<file path="design/flow/design.v">
`timescale 1ns / 1ps
module clk_div(
   input wire sys_clk,
   input wire sys_clk_rst,
   output wire gen_clk, 
   output wire ps_clk, 
   output wire fsk_clk, 
   output wire gen_en,
   output wire ps_en,
   output wire fsk_en
);
   parameter fsk_div=5;
   parameter ps_div=fsk_div*16;
   parameter gen_div=ps_div*16;
   reg [$clog2(fsk_div)-1:0] fsk_cnt;
   reg [$clog2(ps_div)-1:0] ps_cnt;
   reg [$clog2(gen_div)-1:0] gen_cnt;
   reg gen_clk_reg;
   reg ps_clk_reg;
   reg fsk_clk_reg;
   assign gen_clk=gen_clk_reg;
   assign ps_clk=ps_clk_reg;
   assign fsk_clk=fsk_clk_reg;
   assign gen_en=~(gen_cnt<gen_div-1) & ~gen_clk_reg;
   assign ps_en=~(ps_cnt<ps_div-1) & ~ps_clk_reg;
   assign fsk_en=~(fsk_cnt<fsk_div-1) & ~fsk_clk_reg;
   always@(posedge sys_clk or posedge sys_clk_rst) begin
     if(sys_clk_rst) begin
       gen_cnt<=32'd0;
       ps_cnt<=32'd0;
       fsk_cnt<=32'd0;
       gen_clk_reg<=1'b0;
       ps_clk_reg<=1'b0;
       fsk_clk_reg<=1'b0;
     end
     else begin
       if(gen_cnt<gen_div-1) begin
         gen_cnt<=gen_cnt+32'd1;
         gen_clk_reg<=gen_clk_reg;
       end
       else begin
         gen_cnt<=32'd0;
         gen_clk_reg<=~gen_clk_reg;
       end
       if(ps_cnt<ps_div-1) begin
         ps_cnt<=ps_cnt+32'd1;
         ps_clk_reg<=ps_clk_reg;
       end
       else begin
         ps_cnt<=32'd0;
         ps_clk_reg<=~ps_clk_reg;
       end
       if(fsk_cnt<fsk_div-1) begin
         fsk_cnt<=fsk_cnt+32'd1;
         fsk_clk_reg<=fsk_clk_reg;
       end
       else begin
         fsk_cnt<=32'd0;
         fsk_clk_reg<=~fsk_clk_reg;
       end
     end
   end
endmodule
`timescale 1ns / 1ps
module sig_gen(
  input wire clk,
  input wire rst,
  input wire en,
  output wire [7:0] data_out
);
  reg [7:0] data_out_reg;
  assign data_out=data_out_reg;
  always@(posedge clk or posedge rst) begin
   if(rst) begin
    data_out_reg<=8'd0;
   end
   else if(en) begin
    data_out_reg<=data_out_reg+8'd1;
   end
  end
endmodule
`timescale 1ns / 1ps
module hamming_encode(
    input wire [7:0] bitstream,
    input wire clk,
    input wire rst,
    input wire en,
    output wire [15:0] hammingcode
);    
    reg [2:0] check1;
    reg [2:0] check2;
    reg [15:0] hammingcode_reg;
    assign hammingcode=hammingcode_reg;
always @(*) begin
    check1[2] <= bitstream[7] ^ bitstream[6] ^ bitstream[5];
    check1[1] <= bitstream[7] ^ bitstream[6] ^ bitstream[4];
    check1[0] <= bitstream[7] ^ bitstream[5] ^ bitstream[4];
    check2[2] <= bitstream[3] ^ bitstream[2] ^ bitstream[1];
    check2[1] <= bitstream[3] ^ bitstream[2] ^ bitstream[0];
    check2[0] <= bitstream[3] ^ bitstream[1] ^ bitstream[0];
end
always @(posedge clk or posedge rst) begin
    if (rst) begin
        hammingcode_reg <= 16'd0;
    end
    else if (en) hammingcode_reg <= {2'b11,bitstream[7:4], check1[2:0], bitstream[3:0], check2[2:0]};
end
endmodule
`timescale 1ns / 1ps
module P2S(
   input wire clk, 
   input wire rst,
   input wire en,
   input wire [15:0] din,
   output reg dout,
   output reg sig_valid
    );
    reg [3:0] cnt;
    always@(posedge clk or posedge rst) begin
      if(rst) begin
        cnt <= 4'd0;
        dout <= 1'b0;
        sig_valid <= 1'b0;
      end
      else if(en) begin
      if(din[15:14]==2'b11) begin
        dout <= din[15-cnt];
        sig_valid<=1'b1;
        if(cnt<=14) cnt <= cnt + 4'd1;
        else cnt <= 4'd0;
       end 
       else sig_valid<=1'b0;
      end
    end
endmodule
`timescale 1ns / 1ps
module fsk_modulate (
    input wire clk,
    input wire rst,
    input wire en,
    input wire bit_in,
    input wire sig_valid,
    output wire wave_out
);
    reg [3:0] cnt;
    reg wave_h, wave_l;
    always @(posedge clk or posedge rst) begin
		if (rst) begin
			cnt <= 4'b0000;
			wave_h <= 0;
			wave_l <= 0;
		end
		else if (en) begin
		 if(sig_valid) begin
			if(cnt == 4'b0111) begin
				wave_h <= ~wave_h;
				wave_l <= ~wave_l;
				cnt <= 4'b0000;
			end
			else if(~(cnt%4)) begin
				wave_h <= ~wave_h;
			end
			cnt <= cnt + 1;
		 end
		 else cnt<=4'b0;
		end
    end
    assign wave_out = bit_in?wave_h:wave_l;
endmodule
`timescale 1ns / 1ps
module fsk_demodulate(
   input wire clk,
   input wire rst,
   input wire en,
   input wire in,
   output reg out
 );
    reg [4:0] zeronum;
    reg [4:0] clknum;
    reg last,outreg;
    always@(posedge clk or posedge rst)
    begin
		if (rst) begin
			last<=0;
			zeronum<=0;
			clknum<=5'b0;
			outreg<=0;
			out<=0;
		end
		else if (en) begin
			clknum<=clknum+1;
			if(in!=last)
			begin
				zeronum<=zeronum+1;
			end
			if(clknum == 3) 
			begin
				if(zeronum > 1)
				begin
					outreg<=1;
				end
				else
				begin
					outreg<=0;
				end
			end 
			if(clknum == 15)
			begin
				clknum<=0;
				zeronum<=0;
				out<=outreg;
			end
			last<=in;
		end
    end
endmodule
`timescale 1ns / 1ps
module S2P(
  input wire clk, 
  input wire rst,
  input wire en,
  input wire din,
  output reg [13:0] hammingcode
    );
    reg [1:0] current;
    reg [1:0] next;
    parameter IDLE = 2'b00;
    parameter START = 2'b01;
    parameter RECEIVE = 2'b11;
    reg [13:0] temp_reg;
    reg current_bit;
    reg [15:0] cnt;
    reg flag; 
    always@(posedge clk or posedge rst) begin
      if(rst) begin
       current <= IDLE;
      end
      else if(en) begin
       current <= next;
      end
    end
    always@(*) begin
     case(current)
      IDLE:
        if(current_bit) next<=START;
        else next<=IDLE;
      START:
        if(current_bit) next<=RECEIVE;
        else next<=IDLE; 
      RECEIVE:begin
        if(cnt<13) begin
         next <= RECEIVE; 
        end
        else begin
         next <= IDLE;
        end
      end
      default:next <= IDLE;
     endcase
    end
    always@(posedge clk or posedge rst) begin
     if(rst) begin
      current_bit <= 1'b0;
      temp_reg <= 14'b0;
      cnt <= 16'd0;
      flag <= 1'b0;
      hammingcode <= 14'b0;
     end
     else if(en) begin
      current_bit<=din;
      case(current)
        IDLE:begin
         flag<=1'b0;
         temp_reg<=14'b0;
        end
        START:begin
         flag<=1'b0;
         temp_reg<=14'b0;
        end
        RECEIVE:begin
         temp_reg[13-cnt]<=current_bit;
         cnt<=cnt+16'd1;
         flag<=1'b0;
         if(cnt==13) begin
          flag<=1'b1;
          cnt<=16'd0;
         end
        end
        default:begin
         flag<=1'b0;
         temp_reg<=14'b0;
        end
      endcase
      if(flag) begin
       hammingcode <= temp_reg;
      end
     end
    end
endmodule
`timescale 1ns / 1ps
module hamming_decode(
    input [13:0] code,
    input clk,
    input rst,
    input en,
    output reg [7:0] bitstream
    );
    reg [2:0] check1;
    reg [2:0] check2;
always @(*) begin
    check1[2] <= code[13] ^ code[12] ^ code[11] ^ code[9];
    check1[1] <= code[13] ^ code[12] ^ code[10] ^ code[8];
    check1[0] <= code[13] ^ code[11] ^ code[10] ^ code[7];
    check2[2] <= code[6] ^ code[5] ^ code[4] ^ code[2];
    check2[1] <= code[6] ^ code[5] ^ code[3] ^ code[1];
    check2[0] <= code[6] ^ code[4] ^ code[3] ^ code[0];
end
always @(posedge clk or posedge rst) begin
     if (rst) begin
       bitstream <= 4'd0;
     end
     else if (en) begin
        case(check1)
            3'b111: bitstream[7:4] <= {~code[13], code[12:10]};
            3'b110: bitstream[7:4] <= {code[13], ~code[12], code[11:10]};
            3'b101: bitstream[7:4] <= {code[13:12], ~code[11], code[10]};
            3'b011: bitstream[7:4] <= {code[13:11], ~code[10]};
            default: bitstream[7:4] <= code[13:10];
        endcase
        case(check2)
            3'b111: bitstream[3:0] <= {~code[6], code[5:3]};
            3'b110: bitstream[3:0] <= {code[6], ~code[5], code[4:3]};
            3'b101: bitstream[3:0] <= {code[6:5], ~code[4], code[3]};
            3'b011: bitstream[3:0] <= {code[6:4], ~code[3]};
            default: bitstream[3:0] <= code[6:3];
        endcase
     end
end
endmodule
`timescale 1ns / 1ps
module Tx_top(
  input wire sys_clk,
  input wire sys_clk_rst,
  input wire rst,
  output wire [7:0] data_out, 
  output wire [15:0] hammingcode,
  output wire fsk_out 
);
  wire gen_clk;
  wire ps_clk;
  wire fsk_clk;
  wire gen_en;
  wire ps_en;
  wire fsk_en;
  clk_div my_clk_div(
   .sys_clk(sys_clk),
   .sys_clk_rst(sys_clk_rst),
   .gen_clk(gen_clk),
   .ps_clk(ps_clk),
   .fsk_clk(fsk_clk),
   .gen_en(gen_en),
   .ps_en(ps_en),
   .fsk_en(fsk_en)
  );
  sig_gen my_sig_gen(
    .clk(sys_clk),
    .en(gen_en),
    .rst(rst),
    .data_out(data_out)
  );
  hamming_encode my_hamming_encode(
    .bitstream(data_out),
    .clk(sys_clk),
    .en(gen_en),
    .rst(rst),
    .hammingcode(hammingcode)
  );
  wire dout;
  wire sig_valid;
  P2S my_P2S(
    .clk(sys_clk),
    .en(ps_en),
    .rst(rst),
    .din(hammingcode),
    .dout(dout),
    .sig_valid(sig_valid)
  );
  fsk_modulate my_fsk_modulate(
    .clk(sys_clk),
    .en(fsk_en),
    .rst(rst),
    .bit_in(dout),
    .sig_valid(sig_valid),
    .wave_out(fsk_out)
  );
endmodule
`timescale 1ns / 1ps
module Rx_top(
  input wire sys_clk,
  input wire sys_clk_rst,
  input wire rst,
  input wire bit_in, 
  output wire [13:0] hammingcode,
  output wire [7:0] sig_out
);
  wire gen_clk;
  wire ps_clk;
  wire fsk_clk;
  wire gen_en;
  wire ps_en;
  wire fsk_en;
  clk_div my_clk_div(
   .sys_clk(sys_clk),
   .sys_clk_rst(sys_clk_rst),
   .gen_clk(gen_clk),
   .ps_clk(ps_clk),
   .fsk_clk(fsk_clk),
   .gen_en(gen_en),
   .ps_en(ps_en),
   .fsk_en(fsk_en)
  );
  wire de_fsk_out;
  fsk_demodulate my_fsk_demodulate(
    .clk(sys_clk),
    .en(fsk_en),
    .rst(rst),
    .in(bit_in),
    .out(de_fsk_out)
  );
  S2P my_S2P(
    .clk(sys_clk),
    .en(ps_en),
    .rst(rst),
    .din(de_fsk_out),
    .hammingcode(hammingcode)
  );
  hamming_decode my_hamming_decode(
    .code(hammingcode),
    .clk(sys_clk),
    .en(gen_en),
    .rst(rst),
    .bitstream(sig_out)
  );
endmodule
`timescale 1ns / 1ps
module comm_top(
  input wire sys_clk,
  input wire sys_clk_rst,
  input wire rst,
  input wire bit_in, 
  output wire bit_out, 
  output wire [7:0] data_trans, 
  output wire [7:0] data_recev 
);
  wire [15:0] en_hamming_code; 
  wire [13:0] de_hamming_code; 
Tx_top my_Tx_top(
  .sys_clk(sys_clk),
  .sys_clk_rst(sys_clk_rst),
  .rst(rst),
  .data_out(data_trans), 
  .hammingcode(en_hamming_code),
  .fsk_out(bit_out) 
);
Rx_top my_Rx_top(
  .sys_clk(sys_clk),
  .sys_clk_rst(sys_clk_rst),
  .rst(rst),
  .bit_in(bit_in), 
  .hammingcode(de_hamming_code),
  .sig_out(data_recev) 
);
endmodule
</file>
<file path="design/flow/config.mk">
export PLATFORM = sky130hd
export DESIGN_NAME = comm_top
export DESIGN_NICKNAME = comm_top
export VERILOG_FILES = /design/flow/design.v
export SDC_FILE = /design/flow/constraint.sdc
export NUM_CORES = 4
export LEC_CHECK = 0
export CAP_MARGIN = 20
export CORE_MARGIN = 2
export CORE_UTILIZATION = 65
export CTS_CLUSTER_DIAMETER = 202
export SETUP_SLACK_MARGIN = 1.67
export SLEW_MARGIN = 20
</file>
<file path="design/flow/run.sh">
#!/bin/bash
# the make line also repeats each setting of config.mk as NAME=value (left out here)
make -C /OpenROAD-flow-scripts/flow DESIGN_CONFIG=/design/flow/config.mk WORK_HOME=/design/flow/orfs CLKGATE_MAP_FILE= finish
</file>
<file path="design/flow/constraint.sdc">
create_clock -name core_clock -period 5.91 [get_ports {sys_clk}]
set_input_delay 1.1820 -clock core_clock [delete_from_list [all_inputs] [get_ports {sys_clk}]]
set_output_delay 1.1820 -clock core_clock [all_outputs]
set_load 0.01 [all_outputs]
</file>
==> flow_metrics.tcl, run 1 <==
# yosys + openroad results
set metrics [dict create \
    fp_nets 831 \
    vias_per_cell 5.97 \
    gr-total-overflow 0 \
    antenna-diode-count 0 \
    finalSetupViolCount 0 \
    cts_tree "built" \
    switching_share_pct 21.4 \
    antenna_found_initial 0 \
    synth_area_um2 8020 \
    power_combinational_mw 0.0450 \
    h-tree-depth 4 \
    cp-startpoint "my_Rx_top.my_S2P.cnt[1]" \
    hold_path_class "reg -> reg" \
    async_flop_share_pct 100 \
    dpl.hpwl_um 10200 \
    finalSetupTns_ps 0 \
    combPwrFrac_pct 2.0 \
    routedWlPerCell_um 15.6 \
    pwr-share-seq_pct 47.7 \
    p_leak_nw 4.01 \
    ys_seq_elements 153 \
    cp_max_fo 8 \
    final_nets 833 \
    finalCritPeriodShare_pct 66.8 \
    synth_top_cell_by_area "dfrtp_1" \
    ys_warn_count 8 \
    clock_power_share_pct 50.3 \
    ys_seq_share_pct 47.7 \
    endpoint_kind "flop" \
    wirelength_um 15100 \
    cp.buffers_inverters 0 \
    synth-edff-count 0 \
    status "finished clean" \
    clock-sinks 153 \
    arrival_ps 4280 \
    start_kind "flop" \
    p_int_mw 1.76 \
    holdBufCountCts 0 \
    fin_crit_ps 3950 \
    fillers 867 \
    cp_top_family "AND-OR/OR-AND gates" \
    io_pins 21 \
    pg_seq_mw 1.07 \
    skew_ps 7.86 \
    cp_cell_sequence "ha_1 -> a2111oi_4 -> nand3_2 -> nor4b_2 -> o2111ai_1 -> nor3_1 -> ha_1 -> nand2b_1 -> a2111oi_4 -> or2_4 -> nand4_4 -> o32ai_2" \
    path_clk_slew_ps 60 \
    chipHeight_um 115 \
    coreArea_um2 12000 \
    ant_nets 0 \
    flop_cell "dfrtp_1" \
    synthXorXnorAreaFrac_pct 11.9 \
    grt_pass1_vias 5715 \
    top_cells_by_area "dfrtp_1 47%, xnor2_1 7.0%, nand2_1 5.2%, xor2_1 4.9%, nor2_1 3.7%" \
    top_cell_area_share_pct 47.4 \
    slew_headroom_pct 27.3 \
    grt_pass1_wl_um 26400 \
    grt_max_degree 56 \
    portBuffers 20 \
    synthTopCellsByCount "152 x dfrtp_1, 112 x nand2_1, 79 x nor2_1" \
    rows 40 \
    slowest_delay_ps 530 \
    ys_cells 808 \
    drv_cap 0 \
    drc 0 \
    endpoint "my_Rx_top.my_S2P.temp_reg[9]" \
    syn_inst 808 \
    synth.logic.top_family "simple AND/OR/NAND/NOR gates" \
    hold_viol 0 \
    post_synth_mux_area_share_pct 4.29 \
    area_delta_synth_final_pct 10.8 \
    cts_buffer_depth 2 \
    tightestPinTransition_ps 1090 \
    warnings 32 \
    setup_ws_ps 1960 \
    gp_congestion 0.882 \
    cp.depth 12 \
    aoi_share_pct 9.30 \
    avgSynthCellArea_um2 9.93 \
    finalInstanceArea_um2 8880 \
    holdPathStages 1 \
    vias 5791 \
    drtPass1Iterations 5 \
    cts-buffers-inserted 17 \
    die_area_um2 13200 \
    die_x_um 115 \
    crit_slowest_cell "a2111oi_4" \
    rsz0062_at_grt "false" \
    criticalPathCategory "reg -> reg" \
    hold_path_startpoint "my_Tx_top.my_clk_div.fsk_cnt[0]" \
    holdPathEnd "my_Tx_top.my_clk_div.fsk_cnt[0]" \
    r2r_slack_ps 1960 \
    power_per_cell_area_nw_per_um2 253 \
    cts_root_buffer "clkbuf_16" \
    initCoreUtil_pct 66.8 \
    synthSimpleGateAreaFrac_pct 20.8 \
    switching_power_mw 0.481 \
    drt_iter0_markers 350 \
    ys_types 61 \
    dpl_worst_slack_ps 1870 \
    max_freq_mhz 253 \
    ff2ff_path_depth 12 \
    track_usage_pct 25.0 \
    top_cell "dfrtp_1" \
    cp_data_required_time_ps 6240 \
    adder_share_pct 2.96 \
    slew_viol_final 0 \
    pg_clk_mw 1.13 \
    reg2reg_from "my_Rx_top.my_S2P.cnt[1]" \
    ir_drop_v 0.000239 \
    placed_cell_area_um2 8260 \
    r2r-end "my_Rx_top.my_S2P.temp_reg[9]" \
    insertion_delay_ps 420 \
    synth_chip_area_um2 8020 \
    top_power_group "the clock network" \
]
==> stage by stage <==
stage	utilization, %	cells	power, mW	hold slack, ps
3_3_place_gp	68.8	938	1.13	414
3_5_place_dp	68.8	938	1.14	419
5_1_grt	74.0	970	2.32	458
2_1_floorplan	-	808	1.12	403
4_1_cts	73.9	970	2.26	434
6_report	74.0	970	2.24	427
==> cell type report <==
| class | count | area (um2) | share of cell area, % |
|---|---|---|---|
| sequential | 153 | 3830 | 43.1 |
| inverter | 14 | 56.3 | 0.634 |
| tap | 147 | 184 | 2.07 |
| multi-input combinational | 599 | 3960 | 44.5 |
| clock buffer | 19 | 453 | 5.10 |
| clock inverter | 13 | 168 | 1.89 |
| timing repair buffer | 25 | 238 | 2.68 |
==> per-layer routing <==
metal	GRT usage, %	wire, um
met3	4.90	581
met4	9.40	277
met1	33.0	6730
met5	0	0
met2	41.3	7550
==> what timing repair did <==
item	in CTS	in global routing
resized	0	2
setup buffers	0	0
setup endpoints to repair	0	12
==> run 2, diff against run 1 <==
ABC_AREA = 1   (was not set)
CAP_MARGIN = 40   (was 20)
CELL_PAD_IN_SITES_GLOBAL_PLACEMENT = 3   (was not set)
CORE_ASPECT_RATIO = 1.23   (was not set)
CORE_UTILIZATION = 21   (was 65)
CTS_CLUSTER_DIAMETER = 144   (was 202)
GPL_ROUTABILITY_DRIVEN = 1   (was not set)
GPL_TIMING_DRIVEN = 1   (was not set)
PLACE_DENSITY_LB_ADDON = 0.12   (was not set)
SETUP_SLACK_MARGIN = -0.01   (was 1.67)
SLEW_MARGIN = 40   (was 20)
TNS_END_PERCENT = 85   (was not set)
clock period = 6.48 ns   (was 5.91 ns; I/O delays follow)
==> flow_metrics.tcl, run 2 <==
# yosys + openroad results
set metrics [dict create \
    power_combinational_mw 0.0437 \
    tightestPinTransition_ps 761 \
    r2r_slack_ps 3040 \
    ys_seq_elements 153 \
    status "finished clean" \
    crit_slowest_cell "dfrtp_1" \
    top_cell_area_share_pct 45.7 \
    cts_tree "built" \
    synth_chip_area_um2 8330 \
    arrival_ps 3770 \
    switching_power_mw 0.485 \
    aoi_share_pct 9.28 \
    cp_cell_sequence "inv_1 -> ha_1 -> inv_1 -> nand2_1 -> nor2_2 -> nand2_2 -> nor2_4 -> nand2_4 -> nor2_4 -> nand3_1 -> nor3_1 -> ha_1 -> nor2_1 -> nand2_1 -> nor2_1 -> nand3_1 -> nand2_2 -> nand4_4 -> nor2_4 -> nand3_1 -> nand2_1 -> nand2_1 -> nand2_1 -> nand2_1" \
    synthTopCellsByCount "238 x nand2_1, 152 x dfrtp_1, 120 x inv_1" \
    hold_ws_ps 436 \
    track_usage_pct 11.4 \
    insertion_delay_ps 440 \
    top_layer "met4" \
    vias 6469 \
    drtPass1Iterations 5 \
    flop_cell "dfrtp_1" \
    cp_data_required_time_ps 6810 \
    clock-sinks 153 \
    grt_pass1_vias 6723 \
    ir_drop_v 0.000179 \
    endpoint "my_Rx_top.my_S2P.temp_reg[12]" \
    r2r-end "my_Rx_top.my_S2P.temp_reg[12]" \
    cp.depth 24 \
    drv_cap 0 \
    top_power_group "the clock network" \
    cp_top_family "simple AND/OR/NAND/NOR gates" \
    grt_max_degree 56 \
    hold_path_startpoint "my_Tx_top.my_clk_div.fsk_cnt[0]" \
    synthXorXnorAreaFrac_pct 6.11 \
    gr-total-overflow 0 \
    cp_common_cell "nand2_1" \
    fp_nets 1049 \
    grt_pass1_wl_um 36700 \
    die_x_um 184 \
    synth.logic.top_family "simple AND/OR/NAND/NOR gates" \
    cp_max_fo 6 \
    finalSetupViolCount 0 \
    warnings 30 \
    final_nets 1075 \
    wirelength_um 21400 \
    holdPathStages 1 \
    synth_top_cell_by_area "dfrtp_1" \
    async_flop_share_pct 100 \
    switching_share_pct 23.3 \
    pg_clk_mw 1.07 \
    ys_types 47 \
    power_per_cell_area_nw_per_um2 214 \
    cts_root_buffer "clkbuf_16" \
    finalCritPeriodShare_pct 53.1 \
    clock_power_share_pct 51.3 \
    holdPathEnd "my_Tx_top.my_clk_div.fsk_cnt[0]" \
    h-tree-depth 4 \
    post_synth_mux_area_share_pct 0.947 \
    gp_congestion 0.683 \
    chipHeight_um 225 \
    skew_ps 6.85 \
    ys_warn_count 8 \
    slew_viol_final 0 \
    io_pins 21 \
    cts_setup_buffers 0 \
    synthSimpleGateAreaFrac_pct 27.8 \
    cp.buffers_inverters 2 \
    reg2reg_from "my_Rx_top.my_S2P.cnt[1]" \
    pg_seq_mw 0.969 \
    ant_nets 0 \
    cts_resized 0 \
    cts_buffer_depth 2 \
    pwr-share-seq_pct 46.6 \
    rsz0062_at_grt "false" \
    hold_viol 0 \
    holdBufCountCts 0 \
    combPwrFrac_pct 2.1 \
    die_area_um2 41300 \
    adder_share_pct 2.85 \
    drc 0 \
    area_delta_synth_final_pct 16.7 \
    ys_cells 1026 \
    portBuffers 20 \
    slew_headroom_pct 49.1 \
    antenna_found_initial 0 \
    coreArea_um2 38900 \
    syn_inst 1026 \
    fin_crit_ps 3440 \
    path_clk_slew_ps 70 \
    initCoreUtil_pct 21.4 \
    finalSetupTns_ps 0 \
    met2WireLength_um 10500 \
    dpl.hpwl_um 15700 \
    slowest_delay_ps 440 \
    p_int_mw 1.59 \
    ys_seq_share_pct 46.0 \
    drt_iter0_markers 370 \
    wl_met1_um 10300 \
    max_freq_mhz 291 \
    p_leak_nw 4.52 \
    endpoint_kind "flop" \
    ff2ff_path_depth 24 \
    avgSynthCellArea_um2 8.12 \
    cp-startpoint "my_Rx_top.my_S2P.cnt[1]" \
    start_kind "flop" \
    routedWlPerCell_um 13.8 \
    rows 80 \
    power.total_mw 2.08 \
    top_cells_by_area "dfrtp_1 46%, nand2_1 11%, inv_1 5.4%, nor2_1 4.2%, o21ai_0 4.1%" \
    synth-edff-count 0 \
    cts-buffers-inserted 17 \
    criticalPathCategory "reg -> reg" \
    hold_path_class "reg -> reg" \
    synth_area_um2 8330 \
    top_cell "nand2_1" \
    antenna-diode-count 0 \
    met3_length_um 342 \
    vias_per_cell 4.15 \
]
## run 2: area by class of cell
cell class / instances / area [um2]
Multi-Input combinational cell: 722 / 3920
Inverter: 133 / 504
Clock buffer: 19 / 443
Fill cell: 4252 / 29200
Sequential cell: 153 / 3830
Clock inverter: 13 / 166
Tap cell: 492 / 616
Timing Repair Buffer: 25 / 241
## run 2: stage by stage
step / cells / util (%) / worst slack (ps) / instance area (um2)
after floorplan: 1026 / - / 2430 / 8330
after CTS: 1557 / 25.0 / 2990 / 9720
final: 1557 / 25.0 / 3040 / 9720
after global placement: 1525 / 23.4 / 3060 / 9100
after global routing: 1557 / 25.0 / 2620 / 9720
after detailed placement: 1525 / 23.4 / 3020 / 9110
## run 2: routing by layer
| metal | vias up | global-route usage [%] |
|---|---|---|
| li1 | 3373 | - |
| met1 | 3037 | 14.5 |
| met2 | 40 | 19.3 |
| met3 | 19 | 2.09 |
| met4 | 0 | 4.18 |
| met5 | - | 0 |
==> run 3, diff against run 2 <==
ABC_AREA = not set   (was 1)
CAP_MARGIN = 20   (was 40)
CELL_PAD_IN_SITES_GLOBAL_PLACEMENT = not set   (was 3)
CORE_ASPECT_RATIO = 0.61   (was 1.23)
CORE_UTILIZATION = 59   (was 21)
CTS_CLUSTER_DIAMETER = 186   (was 144)
CTS_CLUSTER_SIZE = 96   (was not set)
GPL_ROUTABILITY_DRIVEN = not set   (was 1)
GPL_TIMING_DRIVEN = not set   (was 1)
PLACE_DENSITY = 0.42   (was not set)
PLACE_DENSITY_LB_ADDON = not set   (was 0.12)
SETUP_SLACK_MARGIN = not set   (was -0.01)
SLEW_MARGIN = 20   (was 40)
TNS_END_PERCENT = 20   (was 85)
clock period = 10.0 ns   (was 6.48 ns; I/O delays follow)
==> flow_metrics.tcl, run 3 <==
# yosys + openroad results
set metrics [dict create \
    ys_cells 808 \
    coreArea_um2 13300 \
    cp.buffers_inverters 1 \
    warnings 32 \
    hold_path_class "reg -> reg" \
    finalCritPeriodShare_pct 41.7 \
    top_cell_area_share_pct 47.4 \
    grt_max_degree 90 \
    hold_path_startpoint "my_Tx_top.my_clk_div.fsk_cnt[0]" \
    track_usage_pct 22.2 \
    switching_power_mw 0.275 \
    endpoint_kind "flop" \
    cp_data_required_time_ps 10260 \
    top_power_group "sequential cells" \
    arrival_ps 4430 \
    cts_resized 0 \
    cp-startpoint "my_Rx_top.my_S2P.cnt[1]" \
    synth-edff-count 0 \
    drc 0 \
    cp_top_family "AND-OR/OR-AND gates" \
    final_nets 831 \
    r2r_slack_ps 5830 \
    cts_root_buffer "clkbuf_16" \
    pwr-share-seq_pct 49.4 \
    adder_share_pct 2.96 \
    async_flop_share_pct 100 \
    ff2ff_path_depth 13 \
    criticalPathCategory "reg -> reg" \
    finalSetupTns_ps 0 \
    routedWlPerCell_um 15.0 \
    cp_cell_sequence "ha_1 -> a2111oi_4 -> nand3_2 -> nor4b_2 -> o2111ai_1 -> nor3_1 -> ha_1 -> inv_1 -> nor3_1 -> a32o_1 -> o2111ai_1 -> a21oi_1 -> o32ai_2" \
    rsz0062_at_grt "false" \
    antenna-diode-count 0 \
    slowest_delay_ps 730 \
    aoi_share_pct 9.30 \
    die_x_um 153 \
    area_delta_synth_final_pct 10.4 \
    ir_drop_v 0.000108 \
    chipHeight_um 95.1 \
    gr-total-overflow 0 \
    flop_cell "dfrtp_1" \
    fin_crit_ps 4170 \
    antenna_found_initial 0 \
    flop_area_um2 3830 \
    h-tree-depth 4 \
    cp.depth 13 \
    die_area_um2 14600 \
    power.total_mw 1.28 \
    p_int_mw 1.01 \
    finalSetupViolCount 0 \
    fillers 1053 \
    rows 33 \
    ys_types 61 \
    initCoreUtil_pct 60.1 \
    start_kind "flop" \
    switching_share_pct 21.4 \
    synthTopCellsByCount "152 x dfrtp_1, 112 x nand2_1, 79 x nor2_1" \
    power_per_cell_area_nw_per_um2 145 \
    clock-sinks 153 \
    holdPathEnd "my_Tx_top.my_clk_div.fsk_cnt[0]" \
    clock_power_share_pct 48.5 \
    io_pins 21 \
    cts_tree "built" \
    max_freq_mhz 240 \
    ys_warn_count 8 \
    fp_nets 831 \
    skew_ps 11.4 \
    dpl_worst_slack_ps 5940 \
    ant_nets 0 \
    cts_setup_buffers 0 \
    combPwrFrac_pct 2.2 \
    synth.logic.top_family "simple AND/OR/NAND/NOR gates" \
    top_cells_by_area "dfrtp_1 47%, xnor2_1 7.0%, nand2_1 5.2%, xor2_1 4.9%, nor2_1 3.7%" \
    power_combinational_mw 0.0280 \
    vias 5618 \
    holdPathStages 1 \
    hold_ws_ps 430 \
    p_leak_nw 3.98 \
    cts_buffer_depth 2 \
    r2r-end "my_Rx_top.my_S2P.temp_reg[9]" \
    drtPass1Iterations 5 \
    gp_congestion 0.896 \
    grt_pass1_wl_um 25900 \
    pg_clk_mw 0.621 \
    endpoint "my_Rx_top.my_S2P.temp_reg[9]" \
    drt_iter0_markers 442 \
    cp_max_fo 22 \
    syn_inst 808 \
    drv_cap 0 \
    top_cell "dfrtp_1" \
    crit_slowest_cell "a32o_1" \
    wirelength_um 14900 \
    reg2reg_from "my_Rx_top.my_S2P.cnt[1]" \
    synth_chip_area_um2 8020 \
    vias_per_cell 5.65 \
    slew_headroom_pct 32.7 \
    holdBufCountCts 0 \
    portBuffers 20 \
    synthSimpleGateAreaFrac_pct 20.8 \
    setup_ws_ps 5830 \
    grt_pass1_vias 5341 \
    synthXorXnorAreaFrac_pct 11.9 \
    dpl.hpwl_um 10400 \
    ys_seq_share_pct 47.7 \
    comb_area_um2 3950 \
    status "finished clean" \
    slew_viol_final 0 \
    pg_seq_mw 0.632 \
    post_synth_mux_area_share_pct 4.29 \
    synth_area_um2 8020 \
    ys_seq_elements 153 \
    avgSynthCellArea_um2 9.93 \
    insertion_delay_ps 420 \
    hold_viol 0 \
    cts-buffers-inserted 17 \
    tightestPinTransition_ps 1010 \
    synth_top_cell_by_area "dfrtp_1" \
    path_clk_slew_ps 60 \
]
-- run 3: final cells by class --
type | instances | area share (%)
clock buffers | 20 | 5.05
clock inverters | 11 | 1.37
inverters | 14 | 0.636
multi-input cells | 599 | 44.7
flip-flops and latches | 153 | 43.3
well taps | 175 | 2.47
repair buffers | 23 | 2.56
-- run 3: layer usage --
metal | vias up | wire (um) | track usage, %
met5 | - | 0 | 0
met2 | 113 | 6200 | 32.0
met1 | 2699 | 7950 | 33.9
met3 | 14 | 611 | 4.77
li1 | 2792 | - | -
met4 | 0 | 112 | 6.25
-- run 3: per-stage QoR --
stage	utilization [%]	area, um2	std cells
final	66.4	8850	995
after detailed placement	62.1	8280	964
after floorplan	-	8020	808
after CTS	66.3	8850	995
after global routing	66.4	8850	995
after global placement	62.1	8280	964
==> run 4, diff against run 3 <==
CORE_ASPECT_RATIO = 1.88   (was 0.61)
CORE_MARGIN = 5   (was 2)
CTS_CLUSTER_DIAMETER = 324   (was 186)
CTS_CLUSTER_SIZE = 98   (was 96)
PLACE_DENSITY = 0.35   (was 0.42)
SETUP_SLACK_MARGIN = -0.13   (was not set)
SLEW_MARGIN = 5   (was 20)
TNS_END_PERCENT = 30   (was 20)
==> flow_metrics.tcl, run 4 <==
# yosys + openroad results
set metrics [dict create \
    portBuffers 20 \
    cp_data_required_time_ps 10290 \
    holdPathEnd "my_Rx_top.my_clk_div.fsk_cnt[0]" \
    async_flop_share_pct 100 \
    avgSynthCellArea_um2 9.93 \
    skew_ps 9.85 \
    r2r_slack_ps 5960 \
    reg2reg_from "my_Rx_top.my_S2P.cnt[2]" \
    holdBufCountCts 0 \
    drv_cap 0 \
    top_power_group "the clock network" \
    aoi_share_pct 9.30 \
    cts_setup_buffers 0 \
    slew_viol_final 0 \
    coreArea_um2 13400 \
    clock-sinks 153 \
    setup_ws_ps 5960 \
    fillers 1095 \
    cts_root_buffer "clkbuf_16" \
    synth.logic.top_family "simple AND/OR/NAND/NOR gates" \
    max_freq_mhz 247 \
    fp_nets 831 \
    flop_cell "dfrtp_1" \
    r2r-end "my_Rx_top.my_S2P.temp_reg[5]" \
    hold_viol 0 \
    ant_nets 0 \
    adder_share_pct 2.96 \
    slew_headroom_pct 32.7 \
    initCoreUtil_pct 60.1 \
    cts-buffers-inserted 17 \
    track_usage_pct 21.1 \
    cts_resized 0 \
    synthXorXnorAreaFrac_pct 11.9 \
    synth_chip_area_um2 8020 \
    switching_power_mw 0.284 \
    post_synth_mux_area_share_pct 4.29 \
    die_area_um2 16100 \
    hold_path_class "reg -> reg" \
    cts_buffer_depth 2 \
    clock_power_share_pct 50.0 \
    vias 5663 \
    cp_max_fo 22 \
    routedWlPerCell_um 15.4 \
    rows 58 \
    drtPass1Iterations 4 \
    grt_pass1_vias 5894 \
    crit_slowest_cell "a32o_1" \
    finalSetupTns_ps 0 \
    synth_area_um2 8020 \
    ir_drop_v 0.000129 \
    ys_seq_share_pct 47.7 \
    ys_seq_elements 153 \
    drt_iter0_markers 192 \
    syn_inst 808 \
    ys_cells 808 \
    gr-total-overflow 0 \
    pg_seq_mw 0.633 \
    cp.depth 13 \
    fin_crit_ps 4040 \
    placed_cell_area_um2 8290 \
    power_per_cell_area_nw_per_um2 148 \
    finalInstanceArea_um2 8920 \
    dpl.hpwl_um 11100 \
    top_cell "dfrtp_1" \
    warnings 32 \
    top_cell_area_share_pct 47.4 \
    chipHeight_um 170 \
    insertion_delay_ps 410 \
    p_leak_nw 4.00 \
    pg_clk_mw 0.660 \
    arrival_ps 4330 \
    combPwrFrac_pct 2.1 \
    hold_path_startpoint "my_Rx_top.my_clk_div.fsk_cnt[0]" \
    synth-edff-count 0 \
    antenna-diode-count 0 \
    finalCritPeriodShare_pct 40.4 \
    cp_cell_sequence "ha_1 -> a2111oi_4 -> nand3_2 -> nor4b_2 -> o2111ai_1 -> nor3_1 -> ha_1 -> inv_1 -> nor3_1 -> a32o_1 -> o2111ai_1 -> a21oi_1 -> o22ai_1" \
    tightestPinTransition_ps 1010 \
    drc 0 \
    vias_per_cell 5.66 \
    endpoint_kind "flop" \
    endpoint "my_Rx_top.my_S2P.temp_reg[5]" \
    power_combinational_mw 0.0284 \
    holdPathStages 1 \
    ff2ff_path_depth 13 \
    ys_types 61 \
    synthTopCellsByCount "152 x dfrtp_1, 112 x nand2_1, 79 x nor2_1" \
    criticalPathCategory "reg -> reg" \
    io_pins 21 \
    wirelength_um 15400 \
    cp.buffers_inverters 1 \
    final_nets 832 \
    grt_pass1_wl_um 27300 \
    top_cells_by_area "dfrtp_1 47%, xnor2_1 7.0%, nand2_1 5.2%, xor2_1 4.9%, nor2_1 3.7%" \
    area_delta_synth_final_pct 11.2 \
    rsz0062_at_grt "false" \
    slowest_delay_ps 720 \
    die_x_um 95.0 \
    pwr-share-seq_pct 47.9 \
    ys_warn_count 8 \
    status "finished clean" \
    switching_share_pct 21.5 \
    synth_top_cell_by_area "dfrtp_1" \
    gp_congestion 0.885 \
    finalSetupViolCount 0 \
    cp-startpoint "my_Rx_top.my_S2P.cnt[2]" \
    synthSimpleGateAreaFrac_pct 20.8 \
    path_clk_slew_ps 60 \
    grt_max_degree 73 \
    p_int_mw 1.04 \
    dpl_worst_slack_ps 5980 \
    cp_top_family "AND-OR/OR-AND gates" \
    start_kind "flop" \
    h-tree-depth 4 \
    cts_tree "built" \
    antenna_found_initial 0 \
]
==> run 4: layout make-up <==
class                           instances  area (um2)  share of cell area [%]
Multi-Input combinational cell        599        3960                    44.4
Sequential cell                       153        3830                    42.9
Clock buffer                           19         443                    4.97
Timing Repair Buffer                   24         243                    2.72
Tap cell                              180         225                    2.52
Clock inverter                         12         165                    1.85
Inverter                               14        55.1                   0.617
==> run 4: per-layer routing <==
metal | global-route usage, % | vias to the layer above | share of wire, %
li1 | - | 2786 | -
met1 | 23.0 | 2799 | 39
met2 | 39.5 | 52 | 57
met3 | 4.02 | 26 | 1.5
met4 | 7.73 | 0 | 1.8
met5 | 0 | - | 0
==> run 4: stage by stage <==
step           util (%)  hold slack, ps  total power, mW  cells
2_1_floorplan         -             403            0.663    808
3_3_place_gp       62.1             414            0.669    969
3_5_place_dp       62.1             418            0.672    969
4_1_cts            66.7             429             1.34   1000
5_1_grt            66.8             453             1.37   1001
6_report           66.8             424             1.32   1001
==> run 5, diff against run 4 <==
CELL_PAD_IN_SITES_GLOBAL_PLACEMENT = 1   (was not set)
CORE_ASPECT_RATIO = not set   (was 1.88)
CORE_MARGIN = 4   (was 5)
CORE_UTILIZATION = 22   (was 59)
CTS_CLUSTER_DIAMETER = not set   (was 324)
CTS_CLUSTER_SIZE = 19   (was 98)
GPL_ROUTABILITY_DRIVEN = 1   (was not set)
PLACE_DENSITY = not set   (was 0.35)
PLACE_DENSITY_LB_ADDON = 0.13   (was not set)
SETUP_SLACK_MARGIN = 0.29   (was -0.13)
SLEW_MARGIN = 0   (was 5)
TNS_END_PERCENT = 100   (was 30)
clock period = 4.85 ns   (was 10.0 ns; I/O delays follow)
==> flow_metrics.tcl, run 5 <==
# yosys + openroad results
set metrics [dict create \
    endpoint "my_Rx_top.my_S2P.temp_reg[9]" \
    hold_path_class "reg -> reg" \
    ys_seq_elements 153 \
    vias 5558 \
    pg_seq_mw 1.30 \
    endpoint_kind "flop" \
    adder_share_pct 2.96 \
    area_delta_synth_final_pct 16.4 \
    grt_max_degree 69 \
    gr-total-overflow 0 \
    ant_nets 0 \
    vias_per_cell 4.30 \
    drtPass1Iterations 4 \
    power.total_mw 2.76 \
    cp-startpoint "my_Rx_top.my_S2P.cnt[1]" \
    power_combinational_mw 0.0591 \
    synthXorXnorAreaFrac_pct 11.9 \
    async_flop_share_pct 100 \
    top_cell_area_share_pct 47.4 \
    cp_max_fo 8 \
    rows 69 \
    fillers 3866 \
    finalCritPeriodShare_pct 84.7 \
    clock_power_share_pct 50.7 \
    cts_root_buffer "clkbuf_16" \
    cts_setup_buffers 0 \
    flop_cell "dfrtp_1" \
    hold_viol 0 \
    hold_path_startpoint "my_Rx_top.my_clk_div.fsk_cnt[0]" \
    insertion_delay_ps 430 \
    dpl.hpwl_um 12000 \
    cp.depth 12 \
    cts_buffer_depth 2 \
    ys_seq_share_pct 47.7 \
    p_leak_nw 4.05 \
    wirelength_um 17500 \
    grt_pass1_wl_um 30400 \
    ir_drop_v 0.000235 \
    switching_power_mw 0.651 \
    status "finished clean" \
    post_synth_mux_area_share_pct 4.29 \
    finalSetupTns_ps 0 \
    final_nets 841 \
    r2r-end "my_Rx_top.my_S2P.temp_reg[9]" \
    pg_clk_mw 1.40 \
    p_int_mw 2.11 \
    synth-edff-count 0 \
    cts-buffers-inserted 17 \
    cts_tree "built" \
    coreArea_um2 35700 \
    synth_chip_area_um2 8020 \
    path_clk_slew_ps 60 \
    ys_warn_count 8 \
    die_x_um 199 \
    top_cells_by_area "dfrtp_1 47%, xnor2_1 7.0%, nand2_1 5.2%, xor2_1 4.9%, nor2_1 3.7%" \
    criticalPathCategory "reg -> reg" \
    power_per_cell_area_nw_per_um2 296 \
    synthSimpleGateAreaFrac_pct 20.8 \
    slowest_delay_ps 550 \
    dpl_worst_slack_ps 770 \
    slew_viol_final 0 \
    crit_slowest_cell "a2111oi_4" \
    warnings 30 \
    holdPathEnd "my_Rx_top.my_clk_div.fsk_cnt[0]" \
    ys_cells 808 \
    clock-sinks 153 \
    switching_share_pct 23.6 \
    cp_data_required_time_ps 5170 \
    initCoreUtil_pct 22.4 \
    h-tree-depth 4 \
    chipHeight_um 199 \
    hold_ws_ps 425 \
    cp.buffers_inverters 0 \
    fin_crit_ps 4110 \
    aoi_share_pct 9.30 \
    avgSynthCellArea_um2 9.93 \
    cp_top_family "simple AND/OR/NAND/NOR gates" \
    finalSetupViolCount 0 \
    synth_area_um2 8020 \
    ff2ff_path_depth 12 \
    slew_headroom_pct 38.1 \
    antenna-diode-count 0 \
    routedWlPerCell_um 13.5 \
    max_freq_mhz 243 \
    ys_types 61 \
    setup_ws_ps 743 \
    synth_top_cell_by_area "dfrtp_1" \
    holdBufCountCts 0 \
    top_power_group "the clock network" \
    synth.logic.top_family "simple AND/OR/NAND/NOR gates" \
    grt_pass1_vias 5709 \
    antenna_found_initial 0 \
    die_area_um2 39600 \
    cp_cell_sequence "ha_1 -> a2111oi_4 -> nand3_2 -> nor4b_2 -> o2111ai_1 -> nor3_1 -> ha_1 -> nand2b_1 -> a2111oi_4 -> or2_1 -> nand4_4 -> o32ai_2" \
    arrival_ps 4430 \
    gp_congestion 0.690 \
    synthTopCellsByCount "152 x dfrtp_1, 112 x nand2_1, 79 x nor2_1" \
    drc 0 \
    fp_nets 831 \
    reg2reg_from "my_Rx_top.my_S2P.cnt[1]" \
    pwr-share-seq_pct 47.2 \
    cts_resized 0 \
    top_cell "dfrtp_1" \
    start_kind "flop" \
    skew_ps 16.0 \
    track_usage_pct 9.36 \
    rsz0062_at_grt "false" \
    holdPathStages 1 \
    io_pins 21 \
    drv_cap 0 \
    portBuffers 20 \
    tightestPinTransition_ps 922 \
    r2r_slack_ps 740 \
    combPwrFrac_pct 2.1 \
    drt_iter0_markers 250 \
    syn_inst 808 \
]
[run 5: area by class of cell]
cell class              instances  area, um2  area share (%)
clock inverters                13        156            1.68
repair buffers                 33        310            3.32
flip-flops and latches        153       3830            41.0
inverters                      14       55.1           0.590
multi-input cells             599       3950            42.3
clock buffers                  19        453            4.85
well taps                     461        577            6.18
[run 5: per-stage QoR]
step | std cells | cell area [um2] | util (%)
after floorplan | 808 | 8020 | -
after global placement | 1259 | 8720 | 24.4
after detailed placement | 1259 | 8720 | 24.4
after CTS | 1291 | 9330 | 26.1
after global routing | 1292 | 9330 | 26.1
final | 1292 | 9330 | 26.1
[run 5: layer usage]
| layer | GRT usage (%) | routed length (um) | vias to the layer above |
|---|---|---|---|
| met5 | 0 | 0 | - |
| met4 | 2.56 | 198 | 0 |
| met3 | 2.00 | 298 | 11 |
| met2 | 14.5 | 7880 | 36 |
| met1 | 13.3 | 9070 | 2691 |
| li1 | - | - | 2820 |
==> run 6, diff against run 5 <==
ABC_AREA = 1   (was not set)
CELL_PAD_IN_SITES_GLOBAL_PLACEMENT = not set   (was 1)
CORE_ASPECT_RATIO = 0.7   (was not set)
CORE_MARGIN = 2   (was 4)
CORE_UTILIZATION = 64   (was 22)
CTS_CLUSTER_DIAMETER = 189   (was not set)
CTS_CLUSTER_SIZE = 96   (was 19)
GPL_ROUTABILITY_DRIVEN = not set   (was 1)
PLACE_DENSITY = 0.39   (was not set)
PLACE_DENSITY_LB_ADDON = not set   (was 0.13)
SETUP_SLACK_MARGIN = not set   (was 0.29)
SLEW_MARGIN = 20   (was 0)
TNS_END_PERCENT = 10   (was 100)
clock period = 5.81 ns   (was 4.85 ns; I/O delays follow)
==> flow_metrics.tcl, run 6 <==
# yosys + openroad results
set metrics [dict create \
    drt_iter0_markers 373 \
    switching_power_mw 0.524 \
    synth_area_um2 8330 \
    cts_root_buffer "clkbuf_16" \
    fp_nets 1049 \
    rsz0062_at_grt "false" \
    initCoreUtil_pct 66.4 \
    cts_buffer_depth 2 \
    chipHeight_um 99.4 \
    arrival_ps 3650 \
    die_x_um 140 \
    post_synth_mux_area_share_pct 0.947 \
    cts_setup_buffers 0 \
    ys_warn_count 8 \
    synth.logic.top_family "simple AND/OR/NAND/NOR gates" \
    met2WireLength_um 6760 \
    top_power_group "the clock network" \
    gp_congestion 0.940 \
    clock_power_share_pct 49.2 \
    synthXorXnorAreaFrac_pct 6.11 \
    cp-startpoint "my_Rx_top.my_S2P.cnt[2]" \
    ff2ff_path_depth 23 \
    combPwrFrac_pct 2.1 \
    hold_viol 0 \
    rows 34 \
    grt_pass1_wl_um 27800 \
    vias 6494 \
    cp_cell_sequence "ha_1 -> nand2_2 -> nand2_4 -> nor2_4 -> nand2_1 -> nand2_1 -> nand2_1 -> nor2_2 -> nand3_1 -> nor3_1 -> ha_1 -> nor2_1 -> nand2_1 -> nor2_1 -> nand3_1 -> nand2_2 -> nand4_4 -> nor2_4 -> nand3_1 -> nand2_1 -> nand2_1 -> nand2_1 -> nand2_1" \
    top_cells_by_area "dfrtp_1 46%, nand2_1 11%, inv_1 5.4%, nor2_1 4.2%, o21ai_0 4.1%" \
    avgSynthCellArea_um2 8.12 \
    synthTopCellsByCount "238 x nand2_1, 152 x dfrtp_1, 120 x inv_1" \
    p_int_mw 1.69 \
    endpoint "my_Rx_top.my_S2P.temp_reg[9]" \
    h-tree-depth 4 \
    postLayoutCoreUtil_pct 73.7 \
    cp_top_family "simple AND/OR/NAND/NOR gates" \
    cp_data_required_time_ps 6110 \
    ir_drop_v 0.000209 \
    coreArea_um2 12500 \
    hold_ws_ps 423 \
    hold_path_class "reg -> reg" \
    holdBufCountCts 0 \
    grt_pass1_vias 5948 \
    adder_share_pct 2.85 \
    vias_per_cell 5.30 \
    reg2reg_from "my_Rx_top.my_S2P.cnt[2]" \
    power_per_cell_area_nw_per_um2 240 \
    top_cell_area_share_pct 45.7 \
    track_usage_pct 24.8 \
    finalSetupTns_ps 0 \
    fin_crit_ps 3350 \
    io_pins 21 \
    tightestPinTransition_ps 953 \
    synth_top_cell_by_area "dfrtp_1" \
    holdPathEnd "my_Rx_top.my_clk_div.fsk_cnt[0]" \
    path_clk_slew_ps 70 \
    slew_viol_final 0 \
    finalCritPeriodShare_pct 57.6 \
    antenna_found_initial 0 \
    dpl.hpwl_um 11200 \
    r2r-end "my_Rx_top.my_S2P.temp_reg[9]" \
    endpoint_kind "flop" \
    top_cell "nand2_1" \
    met3_length_um 636 \
    crit_slowest_cell "dfrtp_1" \
    hold_path_startpoint "my_Rx_top.my_clk_div.fsk_cnt[0]" \
    flop_cell "dfrtp_1" \
    synth-edff-count 0 \
    ant_nets 0 \
    pg_seq_mw 1.08 \
    wl_met1_um 8630 \
    aoi_share_pct 9.28 \
    ys_seq_elements 153 \
    pwr-share-seq_pct 48.7 \
    die_area_um2 14000 \
    ys_seq_share_pct 46.0 \
    power_combinational_mw 0.0457 \
    cp.depth 23 \
    gr-total-overflow 0 \
    synth_chip_area_um2 8330 \
    switching_share_pct 23.6 \
    grt_max_degree 77 \
    cts_resized 0 \
    ys_cells 1026 \
    drc 0 \
    r2r_slack_ps 2460 \
    antenna-diode-count 0 \
    status "finished clean" \
    insertion_delay_ps 420 \
    skew_ps 10.4 \
    p_leak_nw 4.50 \
    area_delta_synth_final_pct 11.1 \
    max_freq_mhz 299 \
    cp_common_cell "nand2_1" \
    clock-sinks 153 \
    criticalPathCategory "reg -> reg" \
    async_flop_share_pct 100 \
    cp_max_fo 8 \
    top_layer "met4" \
    drv_cap 0 \
    portBuffers 20 \
    cts-buffers-inserted 17 \
    final_nets 1073 \
    fillers 952 \
    finalSetupViolCount 0 \
    start_kind "flop" \
    pg_clk_mw 1.09 \
    slowest_delay_ps 460 \
    ys_types 47 \
    drtPass1Iterations 5 \
    cp.buffers_inverters 0 \
    synthSimpleGateAreaFrac_pct 27.8 \
    syn_inst 1026 \
    cts_tree "built" \
    slew_headroom_pct 36.4 \
    warnings 32 \
    wirelength_um 16100 \
    holdPathStages 1 \
    routedWlPerCell_um 13.2 \
]
==> run 6: cell type report <==
cell class / instances / area (um2) / share of cell area, %
clock buffer: 17 / 425 / 4.60
clock inverter: 15 / 151 / 1.64
inverter: 133 / 505 / 5.46
multi-input combinational: 722 / 3920 / 42.3
sequential: 153 / 3830 / 41.4
tap: 162 / 203 / 2.19
timing repair buffer: 23 / 223 / 2.41
==> run 6: layer usage <==
metal | track usage (%) | vias up
li1 | - | 3373
met1 | 38.3 | 2968
met2 | 36.1 | 145
met3 | 5.10 | 8
met4 | 5.98 | 0
met5 | 0 | -
==> run 6: stage by stage <==
step	area (um2)	total power [mW]	setup slack, ps	std cells
after floorplan	8330	1.13	1890	1026
after global placement	8680	1.15	2570	1193
after detailed placement	8680	1.15	2490	1193
after CTS	9250	2.24	2470	1225
after global routing	9250	2.29	2070	1225
final	9250	2.22	2460	1225
==> run 7, diff against run 6 <==
CORE_ASPECT_RATIO = not set   (was 0.7)
CORE_UTILIZATION = 72   (was 64)
CTS_CLUSTER_DIAMETER = 202   (was 189)
CTS_CLUSTER_SIZE = not set   (was 96)
PLACE_DENSITY = not set   (was 0.39)
PLACE_DENSITY_LB_ADDON = 0.14   (was not set)
SETUP_SLACK_MARGIN = 0.88   (was not set)
TNS_END_PERCENT = not set   (was 10)
clock period = 3.07 ns   (was 5.81 ns; I/O delays follow)
==> flow_metrics.tcl, run 7 <==
# yosys + openroad results
set metrics [dict create \
    cp-startpoint "my_Rx_top.my_S2P.cnt[2]" \
    final_nets 1142 \
    switching_share_pct 22.0 \
    ys_warn_count 8 \
    coreArea_um2 11400 \
    antenna_found_initial 0 \
    endpoint "my_Rx_top.my_S2P.temp_reg[10]" \
    drt_iter0_markers 808 \
    dpl.hpwl_um 11700 \
    top_cell "nand2_1" \
    skew_ps 9.87 \
    aoi_share_pct 9.28 \
    synth_chip_area_um2 8330 \
    crit_slowest_cell "dfrtp_2" \
    syn_inst 1026 \
    top_cell_area_share_pct 45.7 \
    clock-sinks 153 \
    avgSynthCellArea_um2 8.12 \
    finalSetupViolCount 12 \
    ff2ff_path_depth 23 \
    post_synth_mux_area_share_pct 0.947 \
    warnings 33 \
    cp_top_family "simple AND/OR/NAND/NOR gates" \
    cts-buffers-inserted 17 \
    pg_seq_mw 2.05 \
    track_usage_pct 33.8 \
    die_x_um 112 \
    top_cells_by_area "dfrtp_1 46%, nand2_1 11%, inv_1 5.4%, nor2_1 4.2%, o21ai_0 4.1%" \
    r2r-end "my_Rx_top.my_S2P.temp_reg[10]" \
    ys_seq_elements 153 \
    area_delta_synth_final_pct 21.8 \
    hold_path_class "reg -> reg" \
    reg2reg_from "my_Rx_top.my_S2P.cnt[2]" \
    drv_cap 0 \
    h-tree-depth 4 \
    antenna-diode-count 0 \
    failed_checks "negative setup slack" \
    hold_path_startpoint "my_Tx_top.my_clk_div.fsk_cnt[0]" \
    ant_nets 0 \
    top_power_group "sequential cells" \
    grt_max_degree 90 \
    stdcell_count 1273 \
    ys_cells 1026 \
    portBuffers 20 \
    synth.logic.top_family "simple AND/OR/NAND/NOR gates" \
    power_per_cell_area_nw_per_um2 405 \
    ir_drop_v 0.000512 \
    cts_buffer_depth 2 \
    gr-total-overflow 0 \
    cp.buffers_inverters 1 \
    grt_pass1_wl_um 33900 \
    p_int_mw 3.20 \
    initCoreUtil_pct 73.2 \
    tightestPinTransition_ps 640 \
    vias 7823 \
    fin_crit_ps 3240 \
    r2r_slack_ps -170 \
    insertion_delay_ps 440 \
    synth_top_cell_by_area "dfrtp_1" \
    wirelength_um 22500 \
    rows 39 \
    endpoint_kind "flop" \
    pg_clk_mw 1.97 \
    combPwrFrac_pct 2.3 \
    adder_share_pct 2.85 \
    drtPass1Iterations 6 \
    async_flop_share_pct 100 \
    cp_common_cell "nand2_1" \
    cts_root_buffer "clkbuf_16" \
    gp_congestion 0.931 \
    ys_types 47 \
    cp_cell_sequence "buf_4 -> nand3_2 -> nand2_2 -> nand2_1 -> nand2_2 -> nor2_2 -> nand2_4 -> nor2_4 -> nand3_2 -> nor3_2 -> ha_1 -> nor2_2 -> nand2_1 -> nor2_1 -> nand3_1 -> nand2_2 -> nand4_4 -> nor2_4 -> nand3_1 -> nand2_1 -> nand2_1 -> nand2_1 -> nand2_1" \
    dpl_worst_slack_ps -30.2 \
    io_pins 21 \
    switching_power_mw 0.904 \
    rsz0062_at_grt "true" \
    setup_ws_ps -173 \
    clock_power_share_pct 47.9 \
    status "finished with violations" \
    synthTopCellsByCount "238 x nand2_1, 152 x dfrtp_1, 120 x inv_1" \
    p_leak_nw 4.92 \
    holdPathEnd "my_Tx_top.my_clk_div.fsk_cnt[0]" \
    chipHeight_um 112 \
    holdPathStages 1 \
    max_freq_mhz 308 \
    synth-edff-count 0 \
    routedWlPerCell_um 17.7 \
    grt_pass1_vias 7341 \
    ys_seq_share_pct 46.0 \
    finalCritPeriodShare_pct 106 \
    start_kind "flop" \
    slew_headroom_pct 57.3 \
    hold_viol 0 \
    flop_cell "dfrtp_1" \
    fp_nets 1049 \
    power_combinational_mw 0.0930 \
    vias_per_cell 6.15 \
    synth_area_um2 8330 \
    synthSimpleGateAreaFrac_pct 27.8 \
    cp_data_required_time_ps 3390 \
    pwr-share-seq_pct 49.8 \
    arrival_ps 3560 \
    cts_tree "built" \
    cp_max_fo 6 \
    cp.depth 23 \
    drc 0 \
    synthXorXnorAreaFrac_pct 6.11 \
    dp_cells 1204 \
    die_area_um2 12400 \
    slowest_delay_ps 460 \
    slew_viol_final 0 \
    criticalPathCategory "reg -> reg" \
    path_clk_slew_ps 60 \
]
[run 7: layer usage]
metal	up-vias	routed length [um]	share of wire, %	GRT usage (%)
met4	0	1040	4.6	16.5
met3	118	1670	7.4	6.21
met2	464	11300	50	57.2
met1	3731	8480	38	42.3
li1	3510	-	-	-
met5	-	0	0	0
[run 7: timing repair]
action	4_1_cts	5_1_grt
buffers inserted	22	14
resized	48	61
pin swaps	22	29
hold buffers	0	0
cloned	2	1
setup endpoints to repair	66	74
[run 7: cell type report]
class / count / area [um2]
multi-input cells: 722 / 4280
clock buffers: 22 / 464
well taps: 143 / 179
inverters: 133 / 517
flip-flops and latches: 153 / 3830
fillers: 492 / 1230
clock inverters: 8 / 72.6
repair inverters: 3 / 22.5
repair buffers: 89 / 771
[run 7: metrics by stage]
stage | hold slack, ps | setup TNS [ps] | cell area, um2 | total power [mW] | utilization [%]
finish | 440 | -984 | 10100 | 4.11 | 89.2
global route | 457 | -3550 | 10100 | 4.20 | 89.2
CTS | 435 | 0 | 9820 | 4.09 | 86.4
detailed placement | 420 | -36.3 | 8940 | 2.17 | 78.6
global placement | 417 | 0 | 8940 | 2.17 | 78.6
floorplan | 403 | 0 | 8380 | 2.14 | -
==> run 8, diff against run 7 <==
CAP_MARGIN = 40   (was 20)
CTS_CLUSTER_DIAMETER = 384   (was 202)
CTS_CLUSTER_SIZE = 19   (was not set)
PLACE_DENSITY = 0.41   (was not set)
PLACE_DENSITY_LB_ADDON = not set   (was 0.14)
SETUP_SLACK_MARGIN = -0.12   (was 0.88)
clock period = 3.16 ns   (was 3.07 ns; I/O delays follow)
==> flow_metrics.tcl, run 8 <==
# yosys + openroad results
set metrics [dict create \
    r2r_slack_ps -140 \
    cp.depth 25 \
    pg_seq_mw 1.99 \
    gr-total-overflow 0 \
    wirelength_um 17400 \
    io_pins 21 \
    cp_data_required_time_ps 3470 \
    switching_share_pct 20.5 \
    clock_power_share_pct 50.9 \
    cp.buffers_inverters 2 \
    cts-buffers-inserted 17 \
    ant_nets 0 \
    failed_checks "negative setup slack" \
    endpoint "my_Rx_top.my_S2P.temp_reg[3]" \
    top_cells_by_area "dfrtp_1 46%, nand2_1 11%, inv_1 5.4%, nor2_1 4.2%, o21ai_0 4.1%" \
    insertion_delay_ps 420 \
    flop_area_um2 3830 \
    synth_area_um2 8330 \
    drv_cap 0 \
    power_per_cell_area_nw_per_um2 441 \
    top_power_group "the clock network" \
    rsz0062_at_grt "true" \
    p_int_mw 3.36 \
    drtPass1Iterations 5 \
    pg_clk_mw 2.15 \
    cts_buffer_depth 2 \
    hold_viol 0 \
    clock-sinks 153 \
    switching_power_mw 0.867 \
    hold_path_startpoint "my_Rx_top.my_clk_div.fsk_cnt[0]" \
    criticalPathCategory "reg -> reg" \
    p_leak_nw 4.68 \
    setup_ws_ps -139 \
    vias 6894 \
    path_clk_slew_ps 60 \
    synthSimpleGateAreaFrac_pct 27.8 \
    start_kind "flop" \
    top_cell_area_share_pct 45.7 \
    top_cell "nand2_1" \
    syn_inst 1026 \
    arrival_ps 3610 \
    ys_types 47 \
    aoi_share_pct 9.28 \
    adder_share_pct 2.85 \
    avgSynthCellArea_um2 8.12 \
    hold_path_class "reg -> reg" \
    grt_pass1_wl_um 29800 \
    crit_slowest_cell "dfrtp_1" \
    cts_root_buffer "clkbuf_16" \
    holdPathEnd "my_Rx_top.my_clk_div.fsk_cnt[0]" \
    antenna-diode-count 0 \
    holdBufCountCts 0 \
    portBuffers 20 \
    combPwrFrac_pct 2.1 \
    die_x_um 112 \
    ys_seq_elements 153 \
    final_nets 1103 \
    die_area_um2 12400 \
    dpl.hpwl_um 11400 \
    coreArea_um2 11400 \
    endpoint_kind "flop" \
    status "finished with violations" \
    track_usage_pct 29.2 \
    skew_ps 5.63 \
    async_flop_share_pct 100 \
    holdPathStages 1 \
    cp_max_fo 6 \
    synth_top_cell_by_area "dfrtp_1" \
    initCoreUtil_pct 73.2 \
    drc 0 \
    synthXorXnorAreaFrac_pct 6.11 \
    grt_max_degree 71 \
    cp_top_family "simple AND/OR/NAND/NOR gates" \
    grt_pass1_vias 6579 \
    flop_cell "dfrtp_1" \
    chipHeight_um 112 \
    synth-edff-count 0 \
    antenna_found_initial 0 \
    slew_viol_final 0 \
    ys_seq_share_pct 46.0 \
    finalSetupViolCount 10 \
    tightestPinTransition_ps 598 \
    synthTopCellsByCount "238 x nand2_1, 152 x dfrtp_1, 120 x inv_1" \
    slew_headroom_pct 60.0 \
    synth_chip_area_um2 8330 \
    rows 39 \
    routedWlPerCell_um 14.0 \
    slowest_delay_ps 430 \
    synth.logic.top_family "simple AND/OR/NAND/NOR gates" \
    drt_iter0_markers 522 \
    placed_cell_area_um2 8820 \
    h-tree-depth 4 \
    cp_common_cell "nand2_2" \
    ys_warn_count 8 \
    max_freq_mhz 303 \
    finalSetupTns_ps -456 \
    warnings 33 \
    reg2reg_from "my_Rx_top.my_S2P.cnt[2]" \
    gp_congestion 0.868 \
    vias_per_cell 5.58 \
    fillers 698 \
    cp-startpoint "my_Rx_top.my_S2P.cnt[2]" \
    finalInstanceArea_um2 9600 \
    post_synth_mux_area_share_pct 0.947 \
    cts_tree "built" \
    ys_cells 1026 \
    fp_nets 1049 \
    ff2ff_path_depth 25 \
    fin_crit_ps 3300 \
    finalCritPeriodShare_pct 104 \
    power_combinational_mw 0.0907 \
    r2r-end "my_Rx_top.my_S2P.temp_reg[3]" \
    ir_drop_v 0.000479 \
    area_delta_synth_final_pct 15.3 \
    comb_area_um2 3990 \
    pwr-share-seq_pct 47.0 \
]
[run 8: layer usage]
layer | GRT usage, % | vias to the layer above | routed length, um
met5 | 0 | - | 0
met3 | 5.88 | 35 | 711
li1 | - | 3423 | -
met1 | 39.9 | 3248 | 7870
met4 | 9.38 | 0 | 329
met2 | 47.6 | 188 | 8440
[run 8: per-stage QoR]
step / utilization (%) / worst slack [ps] / hold slack [ps] / power [mW] / instances
6_report: 84.4 / -139 / 438 / 4.23 / 1236
5_1_grt: 84.4 / -358 / 455 / 4.36 / 1236
4_1_cts: 83.1 / -116 / 441 / 4.25 / 1226
3_5_place_dp: 77.5 / -90.1 / 428 / 2.11 / 1194
3_3_place_gp: 77.5 / 72.2 / 416 / 2.11 / 1194
2_1_floorplan: - / 161 / 403 / 2.08 / 1026
[run 8: final cells by class]
cell class | count | area share [%]
Sequential cell | 153 | 39.9
Timing Repair Buffer | 53 | 4.87
Tap cell | 143 | 1.86
Inverter | 133 | 5.27
Clock inverter | 11 | 1.75
Clock buffer | 21 | 4.80
Multi-Input combinational cell | 722 | 41.5
[run 8: repair_timing]
action | in CTS | in global routing
endpoints found under the setup margin | 0 | 14
resized | 0 | 21
buffers inserted | 0 | 10
==> run 9, diff against run 8 <==
CAP_MARGIN = 0   (was 40)
CELL_PAD_IN_SITES_GLOBAL_PLACEMENT = 0   (was not set)
CORE_UTILIZATION = 44   (was 72)
CTS_CLUSTER_DIAMETER = not set   (was 384)
CTS_CLUSTER_SIZE = not set   (was 19)
GPL_TIMING_DRIVEN = 0   (was not set)
MIN_ROUTING_LAYER = met1   (was not set)
PLACE_DENSITY = not set   (was 0.41)
SETUP_SLACK_MARGIN = not set   (was -0.12)
SLEW_MARGIN = 0   (was 20)
clock period = 3.75 ns   (was 3.16 ns; I/O delays follow)
==> flow_metrics.tcl, run 9 <==
# yosys + openroad results
set metrics [dict create \
    dpl.hpwl_um 11400 \
    grt_max_degree 68 \
    arrival_ps 3640 \
    chipHeight_um 142 \
    vias 6451 \
    synthTopCellsByCount "238 x nand2_1, 152 x dfrtp_1, 120 x inv_1" \
    gp_congestion 0.815 \
    post_synth_mux_area_share_pct 0.947 \
    tightestPinTransition_ps 885 \
    coreArea_um2 18600 \
    synthSimpleGateAreaFrac_pct 27.8 \
    pg_clk_mw 2.01 \
    antenna-diode-count 0 \
    p_leak_nw 4.63 \
    synthXorXnorAreaFrac_pct 6.11 \
    fp_nets 1049 \
    placed_cell_area_um2 8870 \
    ff2ff_path_depth 23 \
    endpoint_kind "flop" \
    cp.buffers_inverters 0 \
    power_per_cell_area_nw_per_um2 392 \
    ys_seq_elements 153 \
    drv_cap 0 \
    final_nets 1090 \
    clock-sinks 153 \
    combPwrFrac_pct 2.0 \
    ir_drop_v 0.000281 \
    dp_cells 1282 \
    rows 50 \
    aoi_share_pct 9.28 \
    finalInstanceArea_um2 9600 \
    synth_top_cell_by_area "dfrtp_1" \
    grt_pass1_wl_um 27900 \
    drt_iter0_markers 288 \
    cts-buffers-inserted 17 \
    postLayoutCoreUtil_pct 51.5 \
    cp.depth 23 \
    pwr-share-seq_pct 44.5 \
    holdBufCountCts 0 \
    fin_crit_ps 3330 \
    flop_cell "dfrtp_1" \
    cts_resized 0 \
    area_delta_synth_final_pct 15.2 \
    hold_path_startpoint "my_Rx_top.my_clk_div.fsk_cnt[0]" \
    hold_viol 0 \
    skew_ps 11.0 \
    die_area_um2 20000 \
    syn_inst 1026 \
    finalSetupTns_ps 0 \
    track_usage_pct 16.8 \
    cp-startpoint "my_Rx_top.my_S2P.cnt[2]" \
    top_cell_area_share_pct 45.7 \
    top_power_group "the clock network" \
    drc 0 \
    slowest_delay_ps 460 \
    cts_root_buffer "clkbuf_16" \
    cp_cell_sequence "ha_2 -> nand2_4 -> nand2_4 -> nor2_4 -> nand2_1 -> nand2_1 -> nand2_1 -> nor2_4 -> nand3_1 -> nor3_2 -> ha_1 -> nor2_1 -> nand2_1 -> nor2_1 -> nand3_1 -> nand2_2 -> nand4_4 -> nor2_4 -> nand3_1 -> nand2_1 -> nand2_1 -> nand2_1 -> nand2_1" \
    top_cell "nand2_1" \
    ys_seq_share_pct 46.0 \
    cts_buffer_depth 2 \
    reg2reg_from "my_Rx_top.my_S2P.cnt[2]" \
    synth_chip_area_um2 8330 \
    p_int_mw 3.03 \
    adder_share_pct 2.85 \
    r2r-end "my_Rx_top.my_S2P.temp_reg[9]" \
    start_kind "flop" \
    slew_headroom_pct 40.5 \
    vias_per_cell 4.91 \
    antenna_found_initial 0 \
    die_x_um 142 \
    endpoint "my_Rx_top.my_S2P.temp_reg[9]" \
    wirelength_um 15800 \
    cp_data_required_time_ps 4060 \
    crit_slowest_cell "dfrtp_2" \
    top_cells_by_area "dfrtp_1 46%, nand2_1 11%, inv_1 5.4%, nor2_1 4.2%, o21ai_0 4.1%" \
    initCoreUtil_pct 44.7 \
    cts_setup_buffers 0 \
    slew_viol_final 0 \
    warnings 30 \
    synth-edff-count 0 \
    power_combinational_mw 0.0759 \
    ys_warn_count 8 \
    ys_types 47 \
    ant_nets 0 \
    holdPathEnd "my_Rx_top.my_clk_div.fsk_cnt[0]" \
    switching_power_mw 0.732 \
    cp_common_cell "nand2_1" \
    finalCritPeriodShare_pct 88.9 \
    switching_share_pct 19.4 \
    io_pins 21 \
    drtPass1Iterations 5 \
    gr-total-overflow 0 \
    holdPathStages 1 \
    stdcell_count 1314 \
    r2r_slack_ps 420 \
    clock_power_share_pct 53.5 \
    portBuffers 20 \
    h-tree-depth 4 \
    insertion_delay_ps 420 \
    synth.logic.top_family "simple AND/OR/NAND/NOR gates" \
    status "finished clean" \
    hold_path_class "reg -> reg" \
]
-- run 9: per-layer routing --
metal	vias to the layer above	global-route usage, %	wire length (um)
met5	-	0	0
met3	14	3.41	408
met1	2979	23.1	8090
met4	0	5.32	183
li1	3391	-	-
met2	67	27.0	7140
-- run 9: cell type report --
cell class,instances,area [um2]
inverters,133,504
fillers,1750,9050
multi-input cells,722,3930
repair buffers,22,248
plain buffers,18,80.1
flip-flops and latches,153,3830
clock inverters,9,206
well taps,234,293
clock buffers,23,498
-- run 9: through the flow --
step                      hold slack (ps)  setup WS (ps)  power, mW
after floorplan                       403            241       1.76
after global placement                418          -1590       1.78
after detailed placement              420            211       1.78
after CTS                             436            201       3.81
after global routing                  464        -0.0870       3.90
final                                 430            416       3.76
Power figures rest on the tool's default switching activity, not on a simulated workload.
